==> flow/design.v (excerpt) <==
module algorithm_top (
  input  logic                 clk,
  input  logic                 rst_n,
  input  logic                 s_valid,
  output logic                 s_ready,
  input  params_pkg::in_t      s_data,
  output logic                 m_valid,
  input  logic                 m_ready,
  output params_pkg::out_t     m_data
);
  algorithm_core u_core (
    .clk      (clk),
    .rst_n    (rst_n),
    .s_valid  (s_valid),
    .s_ready  (s_ready),
    .s_data   (s_data),
    .m_valid  (m_valid),
    .m_ready  (m_ready),
    .m_data   (m_data)
  );
endmodule
For scale: ~910 flip-flops, roughly 34 I/O pins.
Settings: LEC_CHECK=0, CAP_MARGIN=20, CORE_ASPECT_RATIO=0.72, CORE_MARGIN=2, CORE_UTILIZATION=72, CTS_CLUSTER_DIAMETER=317, GPL_ROUTABILITY_DRIVEN=1, SETUP_SLACK_MARGIN=1.28, SLEW_MARGIN=15; clock period 4.98 ns.
run.sh (not shown) runs the stock make flow with config.mk's settings and CLKGATE_MAP_FILE=.
The first run finished but failed the layout checks on negative setup slack.
Then changed:
CORE_ASPECT_RATIO = default   (was 0.72)
CORE_UTILIZATION = 30   (was 72)
CTS_CLUSTER_DIAMETER = default   (was 317)
GPL_ROUTABILITY_DRIVEN = default   (was 1)
SETUP_SLACK_MARGIN = default   (was 1.28)
SLEW_MARGIN = 20   (was 15)
clock period = 5.56 ns   (was 4.98 ns; I/O delays follow)
Result: With this change the flow produced a clean layout. Core utilization decreases by 52 points. Global-route usage went down by 22 points. Synthesized cell count does not change. Cell area goes down by 4.8%. Synthesized area does not change. Non-clock buffer count shrinks by 359.

---

== v30 ==
Starting RTL as in the previous note.
export LEC_CHECK = 0
export ABC_AREA = 1
export CAP_MARGIN = 0
export CORE_MARGIN = 8
export CORE_UTILIZATION = 40
export CTS_CLUSTER_SIZE = 77
export GPL_ROUTABILITY_DRIVEN = 0
export PLACE_DENSITY_LB_ADDON = 0.16
export SETUP_SLACK_MARGIN = -0.0
export SLEW_MARGIN = 20
create_clock -name core_clock -period 6.0 [get_ports {clk}]
v30 finished end to end and its layout was clean on timing, DRC and antenna.
Modified inputs, v48 compared to v30
Settings: CTS_CLUSTER_SIZE removed (was 77); CTS_CLUSTER_DIAMETER newly set to 91; PLACE_DENSITY_LB_ADDON removed (was 0.16); ABC_AREA removed (was 1); SETUP_SLACK_MARGIN changed from -0.0 to -0.29; CORE_MARGIN changed from 8 to 2; CAP_MARGIN changed from 0 to 5; GPL_ROUTABILITY_DRIVEN removed (was 0); CORE_UTILIZATION changed from 40 to 72; the clock period (ns, I/O delays scaled along) changed from 6.0 to 4.16.
--- outcome ---
v30 | stages: all done | timing, DRC, antenna: all pass
To summarise v48: no stage aborted, but the layout did not pass its checks, failing on negative setup slack.
v48 against v30: count of clock-buffer cells in the layout up 3, final cell count down 4,412, per-instance average area after synthesis up about 30%.
Run comparison: v30 class of the tightest hold or removal check flip-flop to flip-flop; v48 class of the tightest hold or removal check input pin to asynchronous set/reset pin
Worst hold slack, v30 and v48: smaller value in v48
The inputs of v13 differ from those of v48 as listed below.
Settings: swapping 72 for 40 in CORE_UTILIZATION; clearing CTS_CLUSTER_DIAMETER, which used to be 91; swapping 5 for 20 in CAP_MARGIN; clearing SETUP_SLACK_MARGIN, which used to be -0.29; swapping 4.16 for 6.0 in the clock period (ns, I/O delays scaled along).
Notes after the runs:
- Sort v13 and v48 by data arrival time of the critical path asc -> top: v48
- Against v48, v13 reports a routed via count that is lower.
- v13: vertical die size about 34% above v48
- [compare] base=v48 new=v13: initial antenna violation count went down by 4; clock period minus final worst setup slack higher.
- The via count of the first global-routing pass in v13 sits about 12% below the value recorded for v48.
- Uppermost signal routing layer after detailed routing = met5: v48; uppermost signal routing layer after detailed routing = met4: v13
- Relative to v48, v13 improves hold slack.
- v13 | stages: all done | timing, DRC, antenna: all pass
- Taking v48 as the reference, in v13 number of nets at the end of the flow decreased 814, global-route usage saw a decrease, met2 global-route usage went down by 31 points.
Input changes introduced in v1 (baseline for comparison: v13):
Settings: an added PLACE_DENSITY of 0.64; a change of CORE_UTILIZATION from 40 to 72; a change of the clock period (ns, I/O delays scaled along) from 6.0 to 4.88.
- Completing all stages was not enough for v1: its layout failed the final checks because of negative setup slack.
- Per the final summary, v13 finished and its layout is clean on timing, DRC and antenna.
- Comparing final area for v13 and v1, the bigger number came from v1.
- Taking v13 as the reference, in v1 total of cells resized after clock tree synthesis climbed 25; fmax rose 16 MHz; final cell utilization of the core climbed 36 points; final worst-path setup slack now smaller.
- As far as path depth of the worst reg2reg path goes, v13 and v1 are indistinguishable; the numbers are identical.
- Reported for v13 and v1, area reported by Yosys stat turned out identical to the last digit.
- v13 → v1: wire length shows an increase of about 4%, layout multi-input combinational cell count shows no meaningful change.
### v1 -> v9
Settings: CTS_CLUSTER_DIAMETER newly set to 98; SETUP_SLACK_MARGIN newly set to 1.38; PLACE_DENSITY removed (was 0.64); PLACE_DENSITY_LB_ADDON newly set to 0.01; the clock period (ns, I/O delays scaled along) changed from 4.88 to 4.86.
==> comparison <==
- | v9 | all stages done | FAIL | negative setup slack |
- When v9 is set beside v1, its layout overhead on the synthesized area turns out to be 6.6 points larger.
- Final cycle utilization of the critical path: lower on v1
- Cmp v1 and v9 / worst setup slack / higher: v1
- Going from v1 to v9, critical path required time has decreased, post-place setup slack has remained practically unchanged.
- In v9 the placed instance area turned out about 0.9% higher than in v1.
- v9 gives less post-layout minimum cycle time than v1 did.
- Compared to v1, the router laid down more metal wire for v9.
## Diff of input files: v47 against v9
Settings: CTS_CLUSTER_DIAMETER: 98 -> unset; PLACE_DENSITY_LB_ADDON: 0.01 -> unset; SETUP_SLACK_MARGIN: 1.38 -> unset; CORE_UTILIZATION: 72 -> 18; the clock period (ns, I/O delays scaled along): 4.86 -> 7.72.
Notes after the runs:
- v9 completed end to end; final checks failed (negative setup slack).
- In summary, v47 completed successfully, with a layout that passed the timing, DRC and antenna checks.
- Number of flops mapped to enable cells by yosys: v9 vs v47 identical
- v47 vs. v9: post-layout net count went down about 4%; setup slack moved up; required time of the critical path has increased; final standard cell area without fillers shows a reduction of 2.8%.
- Of the two values seen for path type of the worst min-delay path, flip-flop to flip-flop was produced by v47 and input pin to asynchronous set/reset pin by v9.
- Row count ended up about 100% higher on v47 than on v9.
- Taking v9 as the reference, in v47 number of buffers inserted during clock tree synthesis higher, floorplan net count ~0 delta, number of standard cells in the final layout excluding fillers increased 3,885.

---

## job 216
algorithm_top again, from the RTL that the note above started with.
export LEC_CHECK = 0
export ABC_AREA = 0
export CAP_MARGIN = 35
export CELL_PAD_IN_SITES_DETAIL_PLACEMENT = 2
export CORE_ASPECT_RATIO = 0.92
export CORE_MARGIN = 3
export CORE_UTILIZATION = 24
export CTS_CLUSTER_DIAMETER = 346
export GPL_ROUTABILITY_DRIVEN = 0
export GPL_TIMING_DRIVEN = 0
export HOLD_SLACK_MARGIN = -0.09
export MIN_ROUTING_LAYER = met2
export SLEW_MARGIN = 20
create_clock -name core_clock -period 4.03 [get_ports {clk}]
Status(job 216) = ERROR, stage = 5_1_grt
diff inputs: job 216 => job 1502
Settings: a change of GPL_ROUTABILITY_DRIVEN from 0 to 1; a change of CTS_CLUSTER_DIAMETER from 346 to 202; an added TNS_END_PERCENT of 70; an added CELL_PAD_IN_SITES_GLOBAL_PLACEMENT of 2; a change of ABC_AREA from 0 to 1; a change of CAP_MARGIN from 35 to 15; a change of HOLD_SLACK_MARGIN from -0.09 to 0.06.
Notes after the runs:
Diff job 216 -> job 1502: mux share of post-synthesis cell area shrank by 1.1 points; chip area rose about 14%; synthesized cell count moved up; and-or/or-and share of the synthesized area has decreased; area figure in the yosys stat output saw an increase. The layout from job 1502, despite a flow that completed every stage, fails the layout checks, with the failing checks listed as negative setup slack.
> inputs changed (job 1502 -> job 9690)
Settings: a deleted ABC_AREA that had been 1; a deleted CELL_PAD_IN_SITES_GLOBAL_PLACEMENT that had been 2; a deleted TNS_END_PERCENT that had been 70; a deleted GPL_ROUTABILITY_DRIVEN that had been 1; a deleted CELL_PAD_IN_SITES_DETAIL_PLACEMENT that had been 2; a change of CAP_MARGIN from 15 to 20; a change of CORE_MARGIN from 3 to 2; a deleted HOLD_SLACK_MARGIN that had been 0.06; a deleted GPL_TIMING_DRIVEN that had been 0; a deleted CORE_ASPECT_RATIO that had been 0.92; a change of CORE_UTILIZATION from 24 to 65; a deleted MIN_ROUTING_LAYER that had been met2; a deleted CTS_CLUSTER_DIAMETER that had been 202; a change of the clock period (ns, I/O delays scaled along) from 4.03 to 4.01.
==> results <==
Ran to the end and failed final checks on negative setup slack: job 9690.
Compared with job 1502, in job 9690 critical path depth now larger, count of flip-flops with a built-in enable after synthesis comparable, basic-gate share of the synthesized area counting and, or, nand and nor cells now smaller, final area now smaller.
diff inputs: job 9690 => job 5461
Settings: swapping 65 for 40 in CORE_UTILIZATION; swapping 4.01 for 5.56 in the clock period (ns, I/O delays scaled along).
--- outcome ---
- Job 5461 ended with every stage complete and zero timing, DRC or antenna violations.
- met1 wire length in job 5461 is about 12% lower than in job 9690
- Compared with job 9690, job 5461 shows a delay contributed by the slowest stage of the critical path that is 0.04 ns higher.
- Taking job 9690 as the reference, in job 5461 via count fell by 4953; detailed route wirelength on metal3 fell by about 60%.
The inputs of job 4090 differ from those of job 5461 as listed below.
Settings: CTS_CLUSTER_DIAMETER: unset -> 320; SETUP_SLACK_MARGIN: unset -> 0.14; PLACE_DENSITY_LB_ADDON: unset -> 0.0; CAP_MARGIN: 20 -> 40; CORE_UTILIZATION: 40 -> 72; CTS_CLUSTER_SIZE: unset -> 26; the clock period (ns, I/O delays scaled along): 5.56 -> 1.57.
Findings:
Status: job 4090 FAILED at 5_1_grt (tool error). Job 4090 ended up with a higher hold buffer count at cts than job 5461 did. In job 4090 the placed wire-length estimate after detailed placement turned out about 50% higher than in job 5461. On average cell area after synthesis, job 5461 and job 4090 are basically level. The Yosys chip area of job 4090 and that of job 5461 are within noise of each other. Placeable core area came out lower on job 4090 than on job 5461. Across both runs, pre-CTS worst setup slack was lower for job 4090 than for job 5461. Number of placed instances, taps included: higher on job 4090. Floorplan check, job 4090 vs job 5461: die outline smaller in job 4090. Diff job 5461..job 4090 | count of buffers inserted at the top-level ports | unchanged. When job 4090 is measured against job 5461, its initial core utilization turns out 32 points higher.
What job 3109 does differently from job 4090 at the input level:
Settings: changing CAP_MARGIN from 40 to 10; setting PLACE_DENSITY to 0.64 for the first time; removing SETUP_SLACK_MARGIN (formerly 0.14); removing CTS_CLUSTER_SIZE (formerly 26); removing PLACE_DENSITY_LB_ADDON (formerly 0.0); changing CTS_CLUSTER_DIAMETER from 320 to 340; changing the clock period (ns, I/O delays scaled along) from 1.57 to 4.88.
Results
Among job 3109 and job 4090, the run that stopped before the end is job 4090, and it is the only one.
STATUS run=job 3109 STAGES=ALL_DONE FINAL_CHECKS=FAILED CAUSE=negative setup slack
Status: number of I/O port buffers parity (job 3109, job 4090)
Per the comparison of job 3109 with job 4090, last weighted congestion value of the routability-driven placer saw a decrease, worst setup timing slack at the placement stage saw an increase, number of cells produced by synthesis saw little to no change, TritonCTS buffer count saw an increase, die outline height saw little to no change.
Number of cells in the design after placement: job 3109 vs job 4090 down about 16%
Against job 4090 as the reference, job 3109 delivers a lower total cell area at the placement stage.
Job 3109 reports a lower number of instances resized during post-cts repair than job 4090 does.

---

The RTL this note starts from:
==> flow/design.v <==
package params_pkg;
  parameter int COEFF_WIDTH    = 16;  
  parameter int DATA_WIDTH     = 12;  
  parameter int OUTPUT_WIDTH   = 16;  
  parameter int PIPELINE_DEPTH = 5;   
  parameter int NUM_TAPS       = 16;  
  parameter int INPUT_FRAC     = 11;  
  parameter int COEFF_FRAC     = 14;  
  parameter int OUTPUT_FRAC    = 14;  
  parameter int ACC_WIDTH      = 32;  
  localparam int PROD_WIDTH = DATA_WIDTH + COEFF_WIDTH;  
  localparam int SHIFT_RIGHT = (INPUT_FRAC + COEFF_FRAC) - OUTPUT_FRAC;  
  typedef logic signed [DATA_WIDTH-1:0]    in_t;
  typedef logic signed [COEFF_WIDTH-1:0]  coeff_t;
  typedef logic signed [PROD_WIDTH-1:0]   prod_t;
  typedef logic signed [ACC_WIDTH-1:0]    acc_t;
  typedef logic signed [OUTPUT_WIDTH-1:0] out_t;
  localparam logic [NUM_TAPS*COEFF_WIDTH-1:0] COEFF_ROM = {
    -16'sd28,
    -16'sd1014,
    -16'sd1589,
    -16'sd1638,
    -16'sd1153,
    -16'sd261,
    16'sd790,
    16'sd1710,
    16'sd2177,
    16'sd2110,
    16'sd1594,
    16'sd845,
    16'sd184,
    -16'sd179,
    -16'sd226,
    -16'sd116
  };
endpackage
import params_pkg::*;
module algorithm_core (
  input  logic                 clk,
  input  logic                 rst_n,
  input  logic                 s_valid,
  output logic                 s_ready,
  input  params_pkg::in_t      s_data,
  output logic                 m_valid,
  input  logic                 m_ready,
  output params_pkg::out_t     m_data
);
  assign s_ready = 1'b1;
  logic signed [DATA_WIDTH-1:0] samples [0:NUM_TAPS-1];
  logic valid_pipe [0:PIPELINE_DEPTH];
  logic signed [PROD_WIDTH-1:0] prods_comb [0:NUM_TAPS-1];
  params_pkg::acc_t prod_ext_comb [0:NUM_TAPS-1];
  params_pkg::acc_t stage_prod_reg   [0:NUM_TAPS-1];  
  params_pkg::acc_t stage_sum8_reg   [0:8-1];        
  params_pkg::acc_t stage_sum4_reg   [0:4-1];        
  params_pkg::acc_t stage_sum2_reg   [0:2-1];        
  params_pkg::acc_t stage_final_reg;                 
  genvar i;
  generate
    for (i = 0; i < NUM_TAPS; i++) begin : PROD_COMB
      always_comb begin
        prods_comb[i] = $signed(samples[i]) * $signed(COEFF_ROM[i*COEFF_WIDTH +: COEFF_WIDTH]);
        prod_ext_comb[i] = $signed({{(ACC_WIDTH-PROD_WIDTH){prods_comb[i][PROD_WIDTH-1]}}, prods_comb[i]});
      end
    end
  endgenerate
  integer idx;
  always_ff @(posedge clk or negedge rst_n) begin
    if (!rst_n) begin
      for (idx = 0; idx < NUM_TAPS; idx = idx + 1) begin
        samples[idx] <= '0;
      end
      for (idx = 0; idx <= PIPELINE_DEPTH; idx = idx + 1) begin
        valid_pipe[idx] <= 1'b0;
      end
      for (idx = 0; idx < NUM_TAPS; idx = idx + 1) begin
        stage_prod_reg[idx] <= '0;
      end
      for (idx = 0; idx < 8; idx = idx + 1) begin
        stage_sum8_reg[idx] <= '0;
      end
      for (idx = 0; idx < 4; idx = idx + 1) begin
        stage_sum4_reg[idx] <= '0;
      end
      for (idx = 0; idx < 2; idx = idx + 1) begin
        stage_sum2_reg[idx] <= '0;
      end
      stage_final_reg <= '0;
    end else begin
      if (s_valid && s_ready) begin
        for (idx = NUM_TAPS-1; idx >= 1; idx = idx - 1) begin
          samples[idx] <= samples[idx-1];
        end
        samples[0] <= s_data;
      end
      valid_pipe[0] <= s_valid & s_ready;
      for (idx = 0; idx < PIPELINE_DEPTH; idx = idx + 1) begin
        valid_pipe[idx+1] <= valid_pipe[idx];
      end
      for (idx = 0; idx < NUM_TAPS; idx = idx + 1) begin
        stage_prod_reg[idx] <= prod_ext_comb[idx];
      end
      for (idx = 0; idx < 8; idx = idx + 1) begin
        stage_sum8_reg[idx] <= stage_prod_reg[2*idx] + stage_prod_reg[2*idx + 1];
      end
      for (idx = 0; idx < 4; idx = idx + 1) begin
        stage_sum4_reg[idx] <= stage_sum8_reg[2*idx] + stage_sum8_reg[2*idx + 1];
      end
      for (idx = 0; idx < 2; idx = idx + 1) begin
        stage_sum2_reg[idx] <= stage_sum4_reg[2*idx] + stage_sum4_reg[2*idx + 1];
      end
      stage_final_reg <= stage_sum2_reg[0] + stage_sum2_reg[1];
    end
  end
  logic signed [ACC_WIDTH-1:0] shifted_acc;
  always_comb begin
    if (SHIFT_RIGHT >= 0)
      shifted_acc = $signed(stage_final_reg) >>> SHIFT_RIGHT;
    else
      shifted_acc = $signed(stage_final_reg) <<< (-SHIFT_RIGHT);
  end
  assign m_data  = params_pkg::out_t'(shifted_acc[OUTPUT_WIDTH-1:0]);
  assign m_valid = valid_pipe[PIPELINE_DEPTH];
endmodule
import params_pkg::*;
module algorithm_top (
  input  logic                 clk,
  input  logic                 rst_n,
  input  logic                 s_valid,
  output logic                 s_ready,
  input  params_pkg::in_t      s_data,
  output logic                 m_valid,
  input  logic                 m_ready,
  output params_pkg::out_t     m_data
);
  algorithm_core u_core (
    .clk      (clk),
    .rst_n    (rst_n),
    .s_valid  (s_valid),
    .s_ready  (s_ready),
    .s_data   (s_data),
    .m_valid  (m_valid),
    .m_ready  (m_ready),
    .m_data   (m_data)
  );
endmodule
clock: 3.53 ns
lec_check: 0
abc_area: 1
cap_margin: 15
core_aspect_ratio: 0.65
core_margin: 2
core_utilization: 70
cts_cluster_diameter: 317
cts_cluster_size: 40
gpl_routability_driven: 1
setup_slack_margin: 1.01
slew_margin: 15
The starting point died in global routing on GRT-0232.
Change:
- ABC_AREA: 1 -> not set
- CAP_MARGIN: 15 -> 10
- CELL_PAD_IN_SITES_DETAIL_PLACEMENT: not set -> 2
- CORE_UTILIZATION: 70 -> 33
- CTS_CLUSTER_DIAMETER: 317 -> 397
- CTS_CLUSTER_SIZE: 40 -> not set
- PLACE_DENSITY_LB_ADDON: not set -> 0.11
- SETUP_SLACK_MARGIN: 1.01 -> -0.03
- clock period: 3.53 -> 7.65 ns (I/O delays scaled with it)
Result: With this change the flow ran to the end with no violations. Die area is higher by 84%. Synthesized cell count falls by 33%. Area after synthesis decreases by 13%.
Change:
- ABC_AREA: not set -> 1
- CELL_PAD_IN_SITES_DETAIL_PLACEMENT: 2 -> 0
- CORE_ASPECT_RATIO: 0.65 -> 1.38
- GPL_ROUTABILITY_DRIVEN: 1 -> 0
- MAX_ROUTING_LAYER: not set -> met5
- MIN_ROUTING_LAYER: not set -> met1
- PLACE_DENSITY_LB_ADDON: 0.11 -> 0.01
- TNS_END_PERCENT: not set -> 40
Outcome:
- The new run finished clean
- hold slack stays flat
- final area rises by 14%
- core utilization drops by 0.49 points
- via count climbs by 28%
